==> inputs of 09-07 <==
## rrc_filter
module rrc_filter #(
	parameter WIDTH = 9
)(
	input logic clk,
	input logic rst,
	input logic signed [WIDTH-1:0] filter_in,
	output logic signed [WIDTH-1:0] filter_out
);
	logic signed [WIDTH-1:0] shift_reg_out [0:31];
	logic signed [2*WIDTH-1:0] mul_sum [0:32];
	logic signed [23:0] acc_sum;
	integer i;
	always @(posedge clk or posedge rst) begin
		if(rst) begin
			for(i = 0; i < 32; i=i+1) begin
				shift_reg_out[i] <= 9'b0;
			end
		end
		else begin
			shift_reg_out[0] <= filter_in;
			for(i = 0; i < 31; i=i+1) begin
				shift_reg_out[i+1] <= shift_reg_out[i];
			end
		end
	end
	multiplier_9b #(.WIDTH(9)) MUL0(.mul_in(filter_in), .coefficient(9'd0), .mul_out(mul_sum[0]));
	multiplier_9b #(.WIDTH(9)) MUL1(.mul_in(shift_reg_out[0]), .coefficient(-9'd1), .mul_out(mul_sum[1]));
	multiplier_9b #(.WIDTH(9)) MUL2(.mul_in(shift_reg_out[1]), .coefficient(9'd1),.mul_out(mul_sum[2]));
	multiplier_9b #(.WIDTH(9)) MUL3(.mul_in(shift_reg_out[2]), .coefficient(9'd0),.mul_out(mul_sum[3]));
	multiplier_9b #(.WIDTH(9)) MUL4(.mul_in(shift_reg_out[3]), .coefficient(-9'd1),.mul_out(mul_sum[4]));
	multiplier_9b #(.WIDTH(9)) MUL5(.mul_in(shift_reg_out[4]), .coefficient(9'd2),.mul_out(mul_sum[5]));
	multiplier_9b #(.WIDTH(9)) MUL6(.mul_in(shift_reg_out[5]), .coefficient(9'd0),.mul_out(mul_sum[6]));
	multiplier_9b #(.WIDTH(9)) MUL7(.mul_in(shift_reg_out[6]), .coefficient(-9'd2),.mul_out(mul_sum[7]));
	multiplier_9b #(.WIDTH(9)) MUL8(.mul_in(shift_reg_out[7]), .coefficient(9'd2),.mul_out(mul_sum[8]));
	multiplier_9b #(.WIDTH(9)) MUL9(.mul_in(shift_reg_out[8]), .coefficient(9'd0),.mul_out(mul_sum[9]));
	multiplier_9b #(.WIDTH(9)) MUL10(.mul_in(shift_reg_out[9]), .coefficient(-9'd6),.mul_out(mul_sum[10]));
  ...
==> flow/config.mk <==
export PLATFORM = sky130hd
export DESIGN_NAME = rrc_filter
export DESIGN_NICKNAME = rrc_filter
export VERILOG_FILES = /design/flow/design.v
export SDC_FILE = /design/flow/constraint.sdc
export NUM_CORES = 4
export LEC_CHECK = 0
export ABC_AREA = 1
export CAP_MARGIN = 20
export CELL_PAD_IN_SITES_DETAIL_PLACEMENT = 2
export CELL_PAD_IN_SITES_GLOBAL_PLACEMENT = 1
export CORE_ASPECT_RATIO = 1.04
export CORE_MARGIN = 9
export CORE_UTILIZATION = 30
export CTS_CLUSTER_DIAMETER = 190
export GPL_ROUTABILITY_DRIVEN = 0
export HOLD_SLACK_MARGIN = -0.01
export MAX_ROUTING_LAYER = met4
export MIN_ROUTING_LAYER = met2
export PLACE_DENSITY = 0.42
export SETUP_SLACK_MARGIN = 0.89
export SLEW_MARGIN = 20
export TNS_END_PERCENT = 60
==> flow/constraint.sdc <==
create_clock -name core_clock -period 16.8 [get_ports {clk}]
set_input_delay 3.3600 -clock core_clock [delete_from_list [all_inputs] [get_ports {clk}]]
set_output_delay 3.3600 -clock core_clock [all_outputs]
set_load 0.01 [all_outputs]
run.sh (not shown) runs the stock make flow with config.mk's settings and CLKGATE_MAP_FILE=.
==> 07-12: changes against 09-07 <==
==> flow/config.mk (replaced) <==
export PLATFORM = sky130hd
export DESIGN_NAME = rrc_filter
export DESIGN_NICKNAME = rrc_filter
export VERILOG_FILES = /design/flow/design.v
export SDC_FILE = /design/flow/constraint.sdc
export NUM_CORES = 4
export LEC_CHECK = 0
export CAP_MARGIN = 20
export CORE_MARGIN = 2
export CORE_UTILIZATION = 72
export PLACE_DENSITY_LB_ADDON = 0.18
export SETUP_SLACK_MARGIN = 1.51
export SLEW_MARGIN = 20
==> flow/constraint.sdc (replaced) <==
create_clock -name core_clock -period 10.5 [get_ports {clk}]
set_input_delay 2.1000 -clock core_clock [delete_from_list [all_inputs] [get_ports {clk}]]
set_output_delay 2.1000 -clock core_clock [all_outputs]
set_load 0.01 [all_outputs]
==> results <==
quantity                                                              09-07                           07-12
Average footprint of a synthesized cell                            11.0 um2                        11.7 um2
Slowest stage cell on the critical path            sky130_fd_sc_hd__xnor2_1           sky130_fd_sc_hd__fa_2
Clock Skews                                                       0.0291 ns                       0.0212 ns
Result of the run                                   complete, no violations         complete, no violations
Chip area in the Yosys report                                    25,700 um2                      25,400 um2
Cell area after placement                                        27,300 um2                      26,400 um2
Critical path fanouts, max                                               17                               8
Hold path start                               shift_reg_out[5][2]$_DFF_PP0_  shift_reg_out[22][2]$_DFF_PP0_
Post-CTS setup-driven buffer insertion count                              0                              38
Crit path buffers/inverters                                               7                               5
Delay of the slowest critical-path stage                            0.86 ns                         0.58 ns
Drt total wl                                                      78,600 um                       59,400 um

========
==> inputs of run G <==
==> flow/design.v <==
`timescale 1ns / 1ps
module rrc_filter #(
	parameter WIDTH = 9
)(
	input logic clk,
	input logic rst,
	input logic signed [WIDTH-1:0] filter_in,
	output logic signed [WIDTH-1:0] filter_out
);
	logic signed [WIDTH-1:0] shift_reg_out [0:31];
	logic signed [2*WIDTH-1:0] mul_sum [0:32];
	logic signed [23:0] acc_sum;
	integer i;
	always @(posedge clk or posedge rst) begin
		if(rst) begin
			for(i = 0; i < 32; i=i+1) begin
				shift_reg_out[i] <= 9'b0;
			end
		end
		else begin
			shift_reg_out[0] <= filter_in;
			for(i = 0; i < 31; i=i+1) begin
				shift_reg_out[i+1] <= shift_reg_out[i];
			end
		end
	end
	multiplier_9b #(.WIDTH(9)) MUL0(.mul_in(filter_in), .coefficient(9'd0), .mul_out(mul_sum[0]));
	multiplier_9b #(.WIDTH(9)) MUL1(.mul_in(shift_reg_out[0]), .coefficient(-9'd1), .mul_out(mul_sum[1]));
	multiplier_9b #(.WIDTH(9)) MUL2(.mul_in(shift_reg_out[1]), .coefficient(9'd1),.mul_out(mul_sum[2]));
	multiplier_9b #(.WIDTH(9)) MUL3(.mul_in(shift_reg_out[2]), .coefficient(9'd0),.mul_out(mul_sum[3]));
	multiplier_9b #(.WIDTH(9)) MUL4(.mul_in(shift_reg_out[3]), .coefficient(-9'd1),.mul_out(mul_sum[4]));
	multiplier_9b #(.WIDTH(9)) MUL5(.mul_in(shift_reg_out[4]), .coefficient(9'd2),.mul_out(mul_sum[5]));
	multiplier_9b #(.WIDTH(9)) MUL6(.mul_in(shift_reg_out[5]), .coefficient(9'd0),.mul_out(mul_sum[6]));
	multiplier_9b #(.WIDTH(9)) MUL7(.mul_in(shift_reg_out[6]), .coefficient(-9'd2),.mul_out(mul_sum[7]));
	multiplier_9b #(.WIDTH(9)) MUL8(.mul_in(shift_reg_out[7]), .coefficient(9'd2),.mul_out(mul_sum[8]));
	multiplier_9b #(.WIDTH(9)) MUL9(.mul_in(shift_reg_out[8]), .coefficient(9'd0),.mul_out(mul_sum[9]));
	multiplier_9b #(.WIDTH(9)) MUL10(.mul_in(shift_reg_out[9]), .coefficient(-9'd6),.mul_out(mul_sum[10]));
	multiplier_9b #(.WIDTH(9)) MUL11(.mul_in(shift_reg_out[10]), .coefficient(9'd8),.mul_out(mul_sum[11]));
	multiplier_9b #(.WIDTH(9)) MUL12(.mul_in(shift_reg_out[11]), .coefficient(9'd10),.mul_out(mul_sum[12]));
	multiplier_9b #(.WIDTH(9)) MUL13(.mul_in(shift_reg_out[12]), .coefficient(-9'd28),.mul_out(mul_sum[13]));
	multiplier_9b #(.WIDTH(9)) MUL14(.mul_in(shift_reg_out[13]), .coefficient(-9'd14),.mul_out(mul_sum[14]));
	multiplier_9b #(.WIDTH(9)) MUL15(.mul_in(shift_reg_out[14]), .coefficient(9'd111),.mul_out(mul_sum[15]));
	multiplier_9b #(.WIDTH(9)) MUL16(.mul_in(shift_reg_out[15]), .coefficient(9'd196),.mul_out(mul_sum[16]));
	multiplier_9b #(.WIDTH(9)) MUL17(.mul_in(shift_reg_out[16]), .coefficient(9'd111),.mul_out(mul_sum[17]));
	multiplier_9b #(.WIDTH(9)) MUL18(.mul_in(shift_reg_out[17]), .coefficient(-9'd14),.mul_out(mul_sum[18]));
	multiplier_9b #(.WIDTH(9)) MUL19(.mul_in(shift_reg_out[18]), .coefficient(-9'd28),.mul_out(mul_sum[19]));
	multiplier_9b #(.WIDTH(9)) MUL20(.mul_in(shift_reg_out[19]), .coefficient(9'd10),.mul_out(mul_sum[20]));
	multiplier_9b #(.WIDTH(9)) MUL21(.mul_in(shift_reg_out[20]), .coefficient(9'd8),.mul_out(mul_sum[21]));
	multiplier_9b #(.WIDTH(9)) MUL22(.mul_in(shift_reg_out[21]), .coefficient(-9'd6),.mul_out(mul_sum[22]));
	multiplier_9b #(.WIDTH(9)) MUL23(.mul_in(shift_reg_out[22]), .coefficient(9'd0),.mul_out(mul_sum[23]));
	multiplier_9b #(.WIDTH(9)) MUL24(.mul_in(shift_reg_out[23]), .coefficient(9'd2),.mul_out(mul_sum[24]));
	multiplier_9b #(.WIDTH(9)) MUL25(.mul_in(shift_reg_out[24]), .coefficient(-9'd2),.mul_out(mul_sum[25]));
	multiplier_9b #(.WIDTH(9)) MUL26(.mul_in(shift_reg_out[25]), .coefficient(9'd0),.mul_out(mul_sum[26]));
	multiplier_9b #(.WIDTH(9)) MUL27(.mul_in(shift_reg_out[26]), .coefficient(9'd2),.mul_out(mul_sum[27]));
	multiplier_9b #(.WIDTH(9)) MUL28(.mul_in(shift_reg_out[27]), .coefficient(-9'd1),.mul_out(mul_sum[28]));
	multiplier_9b #(.WIDTH(9)) MUL29(.mul_in(shift_reg_out[28]), .coefficient(9'd0),.mul_out(mul_sum[29]));
	multiplier_9b #(.WIDTH(9)) MUL30(.mul_in(shift_reg_out[29]), .coefficient(9'd1),.mul_out(mul_sum[30]));
	multiplier_9b #(.WIDTH(9)) MUL31(.mul_in(shift_reg_out[30]), .coefficient(-9'd1),.mul_out(mul_sum[31]));
	multiplier_9b #(.WIDTH(9)) MUL32(.mul_in(shift_reg_out[31]), .coefficient(9'd0),.mul_out(mul_sum[32]));
	always_comb begin : accumulate_sum
		acc_sum = mul_sum[0] + mul_sum[1] + mul_sum[2] + mul_sum[3] + mul_sum[4] + 
		mul_sum[5] + mul_sum[6] + mul_sum[7] + mul_sum[8] + mul_sum[9] + 
		mul_sum[10] + mul_sum[11] + mul_sum[12] + mul_sum[13] + mul_sum[14] + 
		mul_sum[15] + mul_sum[16] + mul_sum[17] + mul_sum[18] + mul_sum[19] + 
		mul_sum[20] + mul_sum[21] + mul_sum[22] + mul_sum[23] + mul_sum[24] + 
		mul_sum[25] + mul_sum[26] + mul_sum[27] + mul_sum[28] + mul_sum[29] + 
		mul_sum[30] + mul_sum[31] + mul_sum[32];  
	end
	logic signed [15:0] trunc_frac_sum;
	assign trunc_frac_sum = acc_sum[23:8];
	always_ff @( posedge clk or posedge rst ) begin : blockName
		if(rst) begin
			filter_out <= 0;
		end
		else if(trunc_frac_sum > 255) begin
			filter_out <= 255;
		end
		else if(trunc_frac_sum < -256) begin
			filter_out <= -256;
		end
		else begin
			filter_out <= trunc_frac_sum;
		end
	end
endmodule
module multiplier_9b #(
	parameter WIDTH = 9
)(
	input logic signed [WIDTH-1:0] mul_in,
	input logic signed [WIDTH-1:0] coefficient,
	output logic signed [2*WIDTH-1:0] mul_out
);
	assign mul_out = mul_in * coefficient;
endmodule
==> flow/run.sh <==
#!/bin/bash
# the make line also repeats each setting of config.mk as NAME=value (left out here)
make -C /OpenROAD-flow-scripts/flow DESIGN_CONFIG=/design/flow/config.mk WORK_HOME=/design/flow/orfs CLKGATE_MAP_FILE= finish
==> flow/config.mk <==
export PLATFORM = sky130hd
export DESIGN_NAME = rrc_filter
export DESIGN_NICKNAME = rrc_filter
export VERILOG_FILES = /design/flow/design.v
export SDC_FILE = /design/flow/constraint.sdc
export NUM_CORES = 4
export LEC_CHECK = 0
export ABC_AREA = 1
export CAP_MARGIN = 30
export CELL_PAD_IN_SITES_DETAIL_PLACEMENT = 2
export CELL_PAD_IN_SITES_GLOBAL_PLACEMENT = 0
export CORE_ASPECT_RATIO = 0.54
export CORE_MARGIN = 9
export CORE_UTILIZATION = 40
export CTS_CLUSTER_SIZE = 31
export GPL_ROUTABILITY_DRIVEN = 0
export GPL_TIMING_DRIVEN = 0
export MIN_ROUTING_LAYER = met1
export SLEW_MARGIN = 20
==> flow/constraint.sdc <==
create_clock -name core_clock -period 10.5 [get_ports {clk}]
set_input_delay 2.1000 -clock core_clock [delete_from_list [all_inputs] [get_ports {clk}]]
set_output_delay 2.1000 -clock core_clock [all_outputs]
set_load 0.01 [all_outputs]
==> run C (differences from run G) <==
Settings changed: ABC_AREA 1 to unset, CAP_MARGIN 30 to 20, CELL_PAD_IN_SITES_DETAIL_PLACEMENT 2 to unset, CELL_PAD_IN_SITES_GLOBAL_PLACEMENT 0 to unset, CORE_ASPECT_RATIO 0.54 to unset, CORE_MARGIN 9 to 2, CTS_CLUSTER_SIZE 31 to unset, GPL_ROUTABILITY_DRIVEN 0 to unset, GPL_TIMING_DRIVEN 0 to unset, MIN_ROUTING_LAYER met1 to unset.
==> flow/constraint.sdc (replaced) <==
create_clock -name core_clock -period 11.6 [get_ports {clk}]
set_input_delay 2.3200 -clock core_clock [delete_from_list [all_inputs] [get_ports {clk}]]
set_output_delay 2.3200 -clock core_clock [all_outputs]
set_load 0.01 [all_outputs]
==> run K (differences from run G) <==
Settings changed: CAP_MARGIN 30 to 20, CELL_PAD_IN_SITES_DETAIL_PLACEMENT 2 to unset, CELL_PAD_IN_SITES_GLOBAL_PLACEMENT 0 to unset, CORE_ASPECT_RATIO 0.54 to unset, CORE_MARGIN 9 to 2, CORE_UTILIZATION 40 to 72, CTS_CLUSTER_SIZE 31 to 15, GPL_ROUTABILITY_DRIVEN 0 to unset, GPL_TIMING_DRIVEN 0 to unset, MIN_ROUTING_LAYER met1 to unset, SETUP_SLACK_MARGIN set to -0.71.
==> flow/constraint.sdc (replaced) <==
create_clock -name core_clock -period 7.19 [get_ports {clk}]
set_input_delay 1.4380 -clock core_clock [delete_from_list [all_inputs] [get_ports {clk}]]
set_output_delay 1.4380 -clock core_clock [all_outputs]
set_load 0.01 [all_outputs]
==> summary of the runs <==
Run C completed without violations. Run K produced a layout that fails on setup timing. Run G reached the layout checks and failed them: setup timing. In run G the fmax is smaller than in run K, by 12%. Clock skew: run G > run C > run K. Die area: run K < run C < run G. Against run K, the synthesized cell count of run C is lower by 7.0%. Cell count: run C is smaller than run K (about 4.7%).
==> figures <==
| quantity | run G | run C | run K |
|---|---|---|---|
| Area added between synthesis and finish | 11.65% | 9.695% | 22.11% |
| Worst hold slack after final layout | 0.3470 ns | 0.3445 ns | 0.3419 ns |
| Gr usage total | 0.2823 | 0.1718 | 0.4151 |
| Detailed-route wire length on metal 1 | 40920 microns | 24300 microns | 25620 microns |
| Fraction of the core area covered by cells at the end of the flow | 0.4573 | 0.4434 | 0.8872 |
| Post-synthesis sequential area ratio | 0.2802 | 0.2832 | 0.2802 |
| Simple Share, Synth | 0.04938 | 0.03441 | 0.04938 |
| Outcome | finished with violations | timing/DRC/antenna clean | finished with violations |
| Violated checks | setup timing | - | setup timing |
| Tapcells | 828 | 846 | 461 |
| Antenna diode instance count | 2 | 1 | 0 |
| Horizontal die dimension | 363.1 microns | 256.2 microns | 193 microns |
| Setup repair after global routing missed its margin | - | no | yes |
| Routed Wire Length | 104800 microns | 53050 microns | 72110 microns |
| Fill cells | 6327 | 5823 | 1529 |
